==> inputs of 09-23 <==
// ascon
module ascon
(
    input  logic         clock,            
    input  logic         reset_n,          
    input  logic         i_sys_enable,     
    input  logic         i_start,          
    input  logic         i_data_valid,     
    input  logic [ 63:0] i_data,           
    input  logic [127:0] i_key,            
    input  logic [127:0] i_nonce,          
    output logic [ 63:0] o_cipher,         
    output logic [127:0] o_tag,            
    output logic         o_valid_cipher,   
    output logic         o_done,           
    output logic         o_ready           
);
clock: 3.4 ns
lec_check: 0
cap_margin: 20
cell_pad_in_sites_detail_placement: 0
cell_pad_in_sites_global_placement: 0
core_margin: 2
core_utilization: 72
cts_cluster_diameter: 344
cts_cluster_size: 75
gpl_timing_driven: 1
hold_slack_margin: 0.2
max_routing_layer: met4
place_density_lb_addon: 0.01
setup_slack_margin: 0.99
slew_margin: 20
tns_end_percent: 5
run.sh (not shown) runs the stock make flow with config.mk's settings and CLKGATE_MAP_FILE=.
==> 03-06: changes against 09-23 <==
Settings changed: CORE_ASPECT_RATIO set to 0.8, CTS_CLUSTER_SIZE 75 to 20, MAX_ROUTING_LAYER met4 to met5, SETUP_SLACK_MARGIN 0.99 to 1.72.
==> flow/constraint.sdc (replaced) <==
create_clock -name core_clock -period 5.85 [get_ports {clock}]
set_input_delay 1.1700 -clock core_clock [delete_from_list [all_inputs] [get_ports {clock}]]
set_output_delay 1.1700 -clock core_clock [all_outputs]
set_load 0.01 [all_outputs]
==> 12-11: changes against 09-23 <==
Settings changed: CELL_PAD_IN_SITES_DETAIL_PLACEMENT 0 to unset, CELL_PAD_IN_SITES_GLOBAL_PLACEMENT 0 to unset, CORE_UTILIZATION 72 to 53, CTS_CLUSTER_DIAMETER 344 to unset, CTS_CLUSTER_SIZE 75 to unset, GPL_TIMING_DRIVEN 1 to unset, HOLD_SLACK_MARGIN 0.2 to unset, MAX_ROUTING_LAYER met4 to unset, PLACE_DENSITY_LB_ADDON 0.01 to unset, SETUP_SLACK_MARGIN 0.99 to unset, TNS_END_PERCENT 5 to unset.
==> flow/constraint.sdc (replaced) <==
create_clock -name core_clock -period 5.85 [get_ports {clock}]
set_input_delay 1.1700 -clock core_clock [delete_from_list [all_inputs] [get_ports {clock}]]
set_output_delay 1.1700 -clock core_clock [all_outputs]
set_load 0.01 [all_outputs]
==> notes <==
- 12-11 produced a clean layout. 09-23 did not get past global routing, error GRT-0232. 03-06 finished with timing, DRC and antenna clean.
- Against 03-06, the cell count of 12-11 is higher by about 7%.
- Between 12-11 and 03-06, the lower non-clock buffer count is in 03-06 (gap 40).
- In 03-06 the core utilization is higher than in 12-11, by 20 points.
- Against 12-11, the hold slack of 03-06 is worse by 0.0057 ns.
- Die size is about the same in 09-23 and 03-06.
- Register-to-register slack: 03-06 is higher than 12-11 (0.10 ns).

========
==> wip/xenon: inputs <==
ascon again, from the RTL that the note above started with.
clock: 3.8 ns
lec_check: 0
cap_margin: 20
core_margin: 2
core_utilization: 71
cts_cluster_size: 21
hold_slack_margin: -0.08
max_routing_layer: met4
setup_slack_margin: 1.12
slew_margin: 20
==> wip/maple (differences from wip/xenon) <==
CORE_UTILIZATION = 72   (was 71)
CTS_CLUSTER_SIZE = 51   (was 21)
HOLD_SLACK_MARGIN = unset   (was -0.08)
SETUP_SLACK_MARGIN = 1.25   (was 1.12)
==> flow/constraint.sdc (replaced) <==
create_clock -name core_clock -period 4.3 [get_ports {clock}]
set_input_delay 0.8600 -clock core_clock [delete_from_list [all_inputs] [get_ports {clock}]]
set_output_delay 0.8600 -clock core_clock [all_outputs]
set_load 0.01 [all_outputs]
==> wip/harbor (differences from wip/xenon) <==
CORE_UTILIZATION = 40   (was 71)
CTS_CLUSTER_SIZE = unset   (was 21)
HOLD_SLACK_MARGIN = unset   (was -0.08)
MAX_ROUTING_LAYER = unset   (was met4)
SETUP_SLACK_MARGIN = unset   (was 1.12)
==> flow/constraint.sdc (replaced) <==
create_clock -name core_clock -period 5.45 [get_ports {clock}]
set_input_delay 1.0900 -clock core_clock [delete_from_list [all_inputs] [get_ports {clock}]]
set_output_delay 1.0900 -clock core_clock [all_outputs]
set_load 0.01 [all_outputs]
==> wip/onyx (differences from wip/xenon) <==
CTS_CLUSTER_SIZE = unset   (was 21)
HOLD_SLACK_MARGIN = unset   (was -0.08)
MAX_ROUTING_LAYER = unset   (was met4)
PLACE_DENSITY = 0.64   (was unset)
SETUP_SLACK_MARGIN = unset   (was 1.12)
==> flow/constraint.sdc (replaced) <==
create_clock -name core_clock -period 3.97 [get_ports {clock}]
set_input_delay 0.7940 -clock core_clock [delete_from_list [all_inputs] [get_ports {clock}]]
set_output_delay 0.7940 -clock core_clock [all_outputs]
set_load 0.01 [all_outputs]
==> results.toml <==
# implementation run metrics
[outcome]
status = "complete, but fails checks"
so.violations = "setup timing"

[clock_tree]
cts_setup_buffers = 0
cts.sinks = 537

[sta]
setup_ws_ns = -0.117
finalSetupViolCount = 11

[floorplanning]
fp_util_pct = 72.1
# the run above: wip/onyx

==> results.toml <==
# yosys + openroad results
[outcome]
status = "aborted with a tool error"
haltStage = "global routing (5_1_grt)"
stop_error = "[ERROR DPL-0038] Utilization greater than 100%, impossible to legalize"

[clock_tree]
cts_hold_buf = 0
cts.sinks = 537
cts_setup_buffers = 32
clock_path_buffers = 3

[synthesis]
top_cell = "mux2i_1"
synth_area_per_cell_um2 = 9.18

[floorplanning]
fp_util_pct = 72.1

[placement]
placed_cell_area_um2 = 62300
# the run above: wip/xenon

==> results.toml <==
# yosys + openroad results
[synthesis]
ys_seq_share_pct = 25.5
top_cells_by_count = "mux2i_1 (694), xnor2_1 (574), nor2_1 (569)"
async_flop_share_pct = 100
synth_area_leader_cell = "dfrtp_1"
yosysUniqueCellTypes = 72
synthFlopType = "dfrtp_1"

[placement]
placed_cell_area_um2 = 61100

[outcome]
haltStage = "clock tree synthesis (4_1_cts)"
status = "aborted with a tool error"
stop_error = "[ERROR DPL-0038] Utilization greater than 100%, impossible to legalize"

[floorplanning]
ios = 520
rows = 99
fp_util_pct = 72.6
# the run above: wip/maple

==> results.toml <==
# implementation run metrics
[finish]
logic_area_um2 = 37300
dominant_cells = "combinational gates"

[floorplanning]
fp_util_pct = 40.2

[sta]
setup_ws_ns = 0.933

[critical_path]
path_depth = 11
path_delay_family = "buffers and inverters"

[clock_tree]
cts_setup_buffers = 0

[outcome]
status = "complete, no violations"

[routing]
top_layer = "met5"
# the run above: wip/harbor

